==> branch quartz: inputs <==
## battle_ship
module battle_ship(
      input wire clk,			 
      input wire clr,
      input wire btnU,
      input wire btnD,
      input wire btnR,
      input wire btnL,
      input wire sel,
	    input sw,
      output wire [2:0] red,	 
      output wire [2:0] green,   
      output wire [1:0] blue,	     
      output wire [3:0] an,
      output wire [7:0] seg,
      output wire hsync,		 
      output wire vsync			 
	);
	wire clock_4Hz = clk;
	wire clock_25Mhz = clk;
	wire turn;
	wire phase;
  wire finish;
	wire [27: 0] pships;
	wire [27: 0] cships;
  wire [27: 0] c_curr_guess;
  wire [27: 0] p_curr_guess;
	assign cships = 28'b1000000100010000000000010000;
	wire db_btnR;
	wire db_btnL;
	wire db_btnU;
	wire db_btnD;
	wire db_btnSel;
	wire db_btnRst;
	debouncer db_r(
    .clk (clock_4Hz),
		.rst (clr),
    .btn_in (btnR),
    .btn_out (db_btnR)
	);
	debouncer db_l(
		.clk (clock_4Hz),
		.rst (clr),
		.btn_in (btnL),
		.btn_out (db_btnL)
	);
	debouncer db_u(
		.clk (clock_4Hz),
		.rst (clr),
		.btn_in (btnU),
		.btn_out (db_btnU)
	);
	debouncer db_d(
		.clk (clock_4Hz),
		.rst (clr),
  ...
export LEC_CHECK = 0
export ABC_AREA = 1
export CAP_MARGIN = 20
export CELL_PAD_IN_SITES_GLOBAL_PLACEMENT = 0
export CORE_ASPECT_RATIO = 1.64
export CORE_MARGIN = 2
export CORE_UTILIZATION = 70
export CTS_CLUSTER_DIAMETER = 222
export CTS_CLUSTER_SIZE = 23
export PLACE_DENSITY_LB_ADDON = 0.14
export SETUP_SLACK_MARGIN = -0.0
export SLEW_MARGIN = 20
export TNS_END_PERCENT = 85
create_clock -name core_clock -period 3.52 [get_ports {clk}]
run.sh (not shown) runs the stock make flow with config.mk's settings and CLKGATE_MAP_FILE=.
==> branch onyx: changes against branch quartz <==
Settings changed: CELL_PAD_IN_SITES_GLOBAL_PLACEMENT 0 to unset, CORE_ASPECT_RATIO 1.64 to unset, CORE_UTILIZATION 70 to 72, CTS_CLUSTER_DIAMETER 222 to unset, CTS_CLUSTER_SIZE 23 to unset, PLACE_DENSITY_LB_ADDON 0.14 to unset, SETUP_SLACK_MARGIN -0.0 to unset, TNS_END_PERCENT 85 to 15.
==> flow/constraint.sdc (replaced) <==
create_clock -name core_clock -period 13.4 [get_ports {clk}]
set_input_delay 2.6800 -clock core_clock [delete_from_list [all_inputs] [get_ports {clk}]]
set_output_delay 2.6800 -clock core_clock [all_outputs]
set_load 0.01 [all_outputs]
==> run notes <==
Quick summary of the implementation run below.

Prior to clock tree synthesis, the placed netlist has a worst setup slack of roughly 7.6 ns. The instance area at placement is 0.0143 mm². The non-clock buffer total of the final layout is 37. The flow ran to the end and the layout has no timing, DRC or antenna violations. According to the floorplan log, the row count is around 50. The period utilization is 0.452. The die outline area is 0.0204 mm². The initial cell density of the core came out at 0.736.

The total number of multi-input combinational cells came out at ~1,500. After synthesis, the mean cell area works out to 6.33 µm². The met1 layer wirelength in the final routing is around 17,000 µm.

The instance count after placement with tap cells included is 2,428. The die is ~140 µm wide. The filler cell count came out at 1,339.
the above is filed under branch onyx

==> run notes <==
Here are the numbers from the latest Yosys + OpenROAD run.

The die boundary width came out at 114 µm. The instance area at placement came out at 0.0178 mm². The chip occupies 0.0210 mm². The report lists the number of standard-cell rows as approximately 65. It got as far as clock tree synthesis (4_1_cts) and failed there. The instance count after placement with tap cells included is between 2,000 and 3,000. The first error in the log reads "[ERROR DPL-0038] Utilization greater than 100%, impossible to legalize". The number of synthesis warnings is 7. The flow did not finish. The pre-CTS setup slack is -1.77 ns. The last weighted congestion value of the routability-driven placer is 1.11.

The count of input and output buffers is 28.
the above is filed under branch quartz


* * *

==> build 39 <==
Starting RTL as in the previous note.
Settings: LEC_CHECK=0, ABC_AREA=0, CAP_MARGIN=25, CORE_ASPECT_RATIO=1.85, CORE_MARGIN=2, CORE_UTILIZATION=40, CTS_CLUSTER_SIZE=58, GPL_ROUTABILITY_DRIVEN=1, GPL_TIMING_DRIVEN=1, PLACE_DENSITY_LB_ADDON=0.3, SLEW_MARGIN=20, TNS_END_PERCENT=70; clock period 10.0 ns.
==> inputs of trial 13, as changes to build 39 <==
Settings changed: ABC_AREA 0 to default, CAP_MARGIN 25 to 20, CORE_ASPECT_RATIO 1.85 to default, CORE_UTILIZATION 40 to 59, CTS_CLUSTER_SIZE 58 to default, GPL_ROUTABILITY_DRIVEN 1 to default, GPL_TIMING_DRIVEN 1 to default, PLACE_DENSITY_LB_ADDON 0.3 to default, TNS_END_PERCENT 70 to default.
==> flow/constraint.sdc (replaced) <==
create_clock -name core_clock -period 5.4 [get_ports {clk}]
set_input_delay 1.0800 -clock core_clock [delete_from_list [all_inputs] [get_ports {clk}]]
set_output_delay 1.0800 -clock core_clock [all_outputs]
set_load 0.01 [all_outputs]
==> qor summary <==
metric	trial 13	build 39
Detailed router's first-iteration violation count	1,885	1,188
Achievable Freq	0.2291 GHz	0.2029 GHz
Arrival time at the worst endpoint	4.76 ns	5.33 ns
Worst-case reg-to-reg path depth	20	12
Chip Footprint	0.02477 mm^2	0.03628 mm^2
Post-DP Area	0.01416 mm^2	0.01430 mm^2
Worst Clk Skew	0.01586 ns	0.01778 ns
Net switching power of the design	0.001127 W	0.0006426 W
Placed cells	2,109	2,214
Setup Slack @ Placement	1.159 ns	5.051 ns
Vias in the first global route	12,810	13,620
Register clock-pin slew on the reported worst setup and hold paths	0.06 ns	0.07 ns
Sequential share of power	0.451	0.441
Max transition margin	0.2263	0.2293
Outcome	timing/DRC/antenna clean	timing/DRC/antenna clean
Worst setup path endpoint	confirm_select.pships[26]	myDisplay.blue[0]
Tally of filler cells in the layout	2,059	3,491
Count of clock buffers in the final design	34	31
Share of the cycle needed by the critical path after routing	0.8082	0.4929
Sw Share	0.2755	0.2840

* * *

==> run a: inputs <==
battle_ship again, from the RTL that the note above started with.
Settings: LEC_CHECK=0, ABC_AREA=1, CAP_MARGIN=20, CORE_MARGIN=2, CORE_UTILIZATION=68, SETUP_SLACK_MARGIN=0.82, SLEW_MARGIN=20; clock period 3.32 ns.
==> run b: changes against run a <==
--- a/flow/config.mk
+++ b/flow/config.mk
@@ -7,7 +7,5 @@
 export LEC_CHECK = 0
-export ABC_AREA = 1
 export CAP_MARGIN = 20
 export CORE_MARGIN = 2
-export CORE_UTILIZATION = 68
-export SETUP_SLACK_MARGIN = 0.82
+export CORE_UTILIZATION = 27
 export SLEW_MARGIN = 20
==> flow/constraint.sdc (replaced) <==
create_clock -name core_clock -period 4.75 [get_ports {clk}]
set_input_delay 0.9500 -clock core_clock [delete_from_list [all_inputs] [get_ports {clk}]]
set_output_delay 0.9500 -clock core_clock [all_outputs]
set_load 0.01 [all_outputs]
==> qor.csv <==
stage;metric;value;unit
logic_synthesis;syn_inst;1848;
run_status;status;timing/DRC/antenna clean;
floorplanning;die_w;230.7;um
logic_synthesis;synth.avg_cell_area;7.511;um^2
place;dpl-instance-area;14800;um^2
floorplanning;die_area;53240;um^2
logic_synthesis;compound_area_share;25.78;%
place;dp_cells;2494;
-- figures above: run b

==> qor.csv <==
stage;metric;value;unit
run_status;status;stopped before the end;
run_status;haltStage;4_1_cts;
run_status;error_line;[ERROR DPL-0038] Utilization greater than 100%, impossible to legalize;
place;pre_cts_slack;-1.637;ns
logic_synthesis;compound_area_share;17.42;%
floorplanning;die_area;21550;um^2
place;port_buffers;28;
logic_synthesis;synth_cell_type_count;58;
floorplanning;die_w;146.8;um
place;dp_cells;2892;
logic_synthesis;syn_inst;2191;
place;dpl-instance-area;17910;um^2
-- figures above: run a


* * *

==> run M: inputs <==
battle_ship again, from the RTL that the note above started with.
clock: 7.0 ns
lec_check: 0
abc_area: 1
cap_margin: 20
core_margin: 2
core_utilization: 64
place_density_lb_addon: 0.08
slew_margin: 20
tns_end_percent: 15
==> run A: changes against run M <==
--- a/flow/config.mk
+++ b/flow/config.mk
@@ -10,5 +10,3 @@
 export CORE_MARGIN = 2
-export CORE_UTILIZATION = 64
-export PLACE_DENSITY_LB_ADDON = 0.08
+export CORE_UTILIZATION = 72
 export SLEW_MARGIN = 20
-export TNS_END_PERCENT = 15
==> flow/constraint.sdc (replaced) <==
create_clock -name core_clock -period 4.46 [get_ports {clk}]
set_input_delay 0.8920 -clock core_clock [delete_from_list [all_inputs] [get_ports {clk}]]
set_output_delay 0.8920 -clock core_clock [all_outputs]
set_load 0.01 [all_outputs]
==> notes <==
Run A died in global routing (5_1_grt), error GRT-0232. Run M ran to the end with no violations. Synthesized cell count is the same in run A and run M. Against run M, the die area of run A is lower by 11%. In area after synthesis, run M and run A do not differ.
==> figures <==
DP Area: run A 16200 um2; run M 14300 um2
Total die area: run A 20400 um2; run M 22900 um2
Placement Setup Slack: run A -0.388 ns; run M 1.27 ns
Chip height: run A 143 um; run M 151 um
HPWL after detailed placement: run A 34.3 mm; run M 30.4 mm
Cell count after placement: run A 2675; run M 2444
Gates resized, CTS repair: run A 110; run M 0
Initial core utilization: run A 73.6%; run M 65.5%
Core region area: run A 18800 um2; run M 21200 um2
Outcome: run A aborted with a tool error; run M finished clean
Stage where the flow stopped: run A global routing (5_1_grt); run M -
Row count: run A 50; run M 53
Post-CTS repair timing setup buffer count: run A 49; run M 0

* * *

==> job 1480 <==
Starting RTL as in the previous note.
export LEC_CHECK = 0
export CAP_MARGIN = 20
export CORE_ASPECT_RATIO = 0.81
export CORE_MARGIN = 2
export CORE_UTILIZATION = 56
export GPL_ROUTABILITY_DRIVEN = 1
export SLEW_MARGIN = 20
export TNS_END_PERCENT = 60
create_clock -name core_clock -period 5.22 [get_ports {clk}]
==> job 6118: changes against job 1480 <==
==> flow/config.mk (replaced) <==
export PLATFORM = sky130hd
export DESIGN_NAME = battle_ship
export DESIGN_NICKNAME = battle_ship
export VERILOG_FILES = /design/flow/design.v
export SDC_FILE = /design/flow/constraint.sdc
export NUM_CORES = 4
export LEC_CHECK = 0
export CAP_MARGIN = 20
export CORE_MARGIN = 2
export CORE_UTILIZATION = 40
export SLEW_MARGIN = 20
==> flow/constraint.sdc (replaced) <==
create_clock -name core_clock -period 10.0 [get_ports {clk}]
set_input_delay 2.0000 -clock core_clock [delete_from_list [all_inputs] [get_ports {clk}]]
set_output_delay 2.0000 -clock core_clock [all_outputs]
set_load 0.01 [all_outputs]
==> qor summary <==
Flop pwr share: job 6118 42.1%; job 1480 44.6%
Filler instances: job 6118 3542; job 1480 2185
Worst R2R Path Depth: job 6118 17; job 1480 20
Sum of met3 wire segment lengths after detailed routing: job 6118 4010 µm; job 1480 5860 µm
Tool warning count: job 6118 30; job 1480 32
Cell Count, Final, Fillers Out: job 6118 2292; job 1480 2154
First-pass GRT wire length: job 6118 76900 µm; job 1480 74900 µm
Power group with the largest share: job 6118 the clock network; job 1480 registers
Kind of critical path: job 6118 input pin to register; job 1480 register to register
Global Route met1 Usage: job 6118 37.3%; job 1480 53.4%
Power per unit of standard cell area: job 6118 155 nW/µm²; job 1480 285 nW/µm²
Outcome: job 6118 timing/DRC/antenna clean; job 1480 timing/DRC/antenna clean
Termination of the worst setup path: job 6118 cguesses.guess[22]; job 1480 confirm_select.pships[26]
Power and IR drop assume default switching activity.
